==> run a: inputs <==
==> flow/design.v (excerpt) <==
module tt_um_control_top #(
  parameter ADDRW = 24,
  parameter OPCODEW = 2,
  parameter REQ_QDEPTH = 4,
  parameter COMP_QDEPTH = 4
  ) (
    input  wire       ena,       
    input  wire       clk,       
    input  wire       rst_n,     
    input  wire [7:0] ui_in, 
    output wire [7:0] uo_out, 
    input  wire [7:0] uio_in,     
    output wire [7:0] uio_out, 
    output wire [7:0] uio_oe      
);
make LEC_CHECK=0 ABC_AREA=1 CAP_MARGIN=20 CORE_ASPECT_RATIO=0.9 CORE_MARGIN=2 CORE_UTILIZATION=72 CTS_CLUSTER_SIZE=14 HOLD_SLACK_MARGIN=-0.1 PLACE_DENSITY_LB_ADDON=0.03 SETUP_SLACK_MARGIN=0.88 SLEW_MARGIN=20 finish   # period 3.26 ns
run.sh (not shown) runs the stock make flow with config.mk's settings and CLKGATE_MAP_FILE=.
==> inputs of run b, as changes to run a <==
- ABC_AREA: 1 -> not set
- CORE_ASPECT_RATIO: 0.9 -> not set
- CORE_UTILIZATION: 72 -> 8
- CTS_CLUSTER_SIZE: 14 -> not set
- HOLD_SLACK_MARGIN: -0.1 -> not set
- PLACE_DENSITY_LB_ADDON: 0.03 -> not set
- SETUP_SLACK_MARGIN: 0.88 -> not set
==> flow/constraint.sdc (replaced) <==
create_clock -name core_clock -period 14.7 [get_ports {clk}]
set_input_delay 2.9400 -clock core_clock [delete_from_list [all_inputs] [get_ports {clk}]]
set_output_delay 2.9400 -clock core_clock [all_outputs]
set_load 0.01 [all_outputs]
==> notes.md <==
Physical implementation status

The violation tally from detailed-route iteration zero stands at 2,092. The logs give a warning total of 58. The floorplan step defined a core boundary enclosing 0.446 mm2. The flow ran to the end and the layout has no timing, DRC or antenna violations. Internal power comes to 4.10 mW. Counting the inverters off the clock network in the layout gives 39. The sequential power stands at 2.66 mW.

The die width stands at 673 um. The met3 layer usage reported by global route stands at 0.00784. The share of the clock period used by the worst path after layout stands at 0.456.
That was run b.
==> notes.md <==
Physical implementation status

After detailed routing, the number of vias per cell comes to 6.08. The layout has 438 inverters outside the clock class. The analysis reports a worst IR drop on VDD of 730 uV. The die width stands at 245 um. The number of placed instances with taps included stands at 4,836. The flow ran to the end and the layout has no timing, DRC or antenna violations. The gate-level netlist out of Yosys references 37 unique cell types.

The number of cells traversed by the worst register-to-register path stands at 7. For this run, global-route usage on met3 was measured as 0.0842. The internal power contribution stands at 21.1 mW. The initial antenna violation count was 3.

The layout report lists the multi-input gate area as 0.0129 mm2. The violation tally from detailed-route iteration zero stands at 3,505. Summed over all routing layers, the global router reports a total usage of 0.387.
That was run a.

==> inputs of build 6 <==
Starting RTL as in the previous note.
make LEC_CHECK=0 ABC_AREA=1 CAP_MARGIN=0 CORE_ASPECT_RATIO=0.51 CORE_MARGIN=2 CORE_UTILIZATION=71 CTS_CLUSTER_DIAMETER=236 HOLD_SLACK_MARGIN=-0.08 PLACE_DENSITY_LB_ADDON=0.06 SETUP_SLACK_MARGIN=0.18 SLEW_MARGIN=20 finish   # period 4.7 ns
==> inputs of trial 66, as changes to build 6 <==
- ABC_AREA: 1 -> not set
- CAP_MARGIN: 0 -> 20
- CORE_ASPECT_RATIO: 0.51 -> not set
- CORE_UTILIZATION: 71 -> 64
- CTS_CLUSTER_DIAMETER: 236 -> not set
- HOLD_SLACK_MARGIN: -0.08 -> not set
- PLACE_DENSITY_LB_ADDON: 0.06 -> not set
- SETUP_SLACK_MARGIN: 0.18 -> not set
==> flow/constraint.sdc (replaced) <==
create_clock -name core_clock -period 14.7 [get_ports {clk}]
set_input_delay 2.9400 -clock core_clock [delete_from_list [all_inputs] [get_ports {clk}]]
set_output_delay 2.9400 -clock core_clock [all_outputs]
set_load 0.01 [all_outputs]
==> inputs of trial 89, as changes to build 6 <==
- ABC_AREA: 1 -> not set
- CAP_MARGIN: 0 -> 20
- CORE_ASPECT_RATIO: 0.51 -> not set
- CORE_UTILIZATION: 71 -> 70
- CTS_CLUSTER_DIAMETER: 236 -> not set
- HOLD_SLACK_MARGIN: -0.08 -> not set
- PLACE_DENSITY_LB_ADDON: 0.06 -> 0.03
- SETUP_SLACK_MARGIN: 0.18 -> 1.09
==> flow/constraint.sdc (replaced) <==
create_clock -name core_clock -period 4.31 [get_ports {clk}]
set_input_delay 0.8620 -clock core_clock [delete_from_list [all_inputs] [get_ports {clk}]]
set_output_delay 0.8620 -clock core_clock [all_outputs]
set_load 0.01 [all_outputs]
==> qor summary <==
quantity	trial 89	build 6	trial 66
Status	complete, no violations	complete, no violations	complete, no violations
Most instantiated library cell after synthesis	sky130_fd_sc_hd__dfrtp_1	sky130_fd_sc_hd__nand2_1	sky130_fd_sc_hd__dfrtp_1
Invs w/o clock	39	438	39
Startpoint of the most critical setup path	aes_fsm_inst.state[1]	bus_arbiter_inst.curr_mode[1]	bus_arbiter_inst.curr_mode[1]
Share of the final layout cell area in multi-input gates	32.4%	31.5%	32.4%
Overall Power	21.2 mW	21.2 mW	6.18 mW
Worst Path Arrival	2.67 ns	3.25 ns	3.81 ns
Post-layout instance count excluding filler cells	3514	4949	3550
Core utilization before placement	71.2%	71.6%	65.0%
AND-OR/OR-AND Cells, Area Fraction	12.2%	15.5%	12.2%
Fraction of met1 tracks used by global routing	45.6%	64.4%	42.2%
Xor/xnor cell area share of the yosys netlist	0.366%	0.234%	0.366%
Mean instance size in the synthesized netlist	12.9 um2	8.67 um2	12.9 um2
Clock share of power	34.7%	26.9%	37.0%
Count of multi-input combinational gates	1675	2722	1674
Gate Count Post-Synth	2784	4326	2784
All-Layer GR Usage	34.1%	39.7%	29.8%
Fillers	2998	3771	3837
Pleak	18.7 nW	19.3 nW	18.5 nW
Worst vdd rail ir drop	0.374 mV	0.666 mV	0.117 mV
Initial antenna violation count	1	2	0
CTS clk-pin slew, worst paths	0.06 ns	0.07 ns	0.06 ns
Post-synthesis simple-gate area fraction	5.76%	16.4%	5.76%
No activity file was given, so power comes from the tool's default toggle rates.
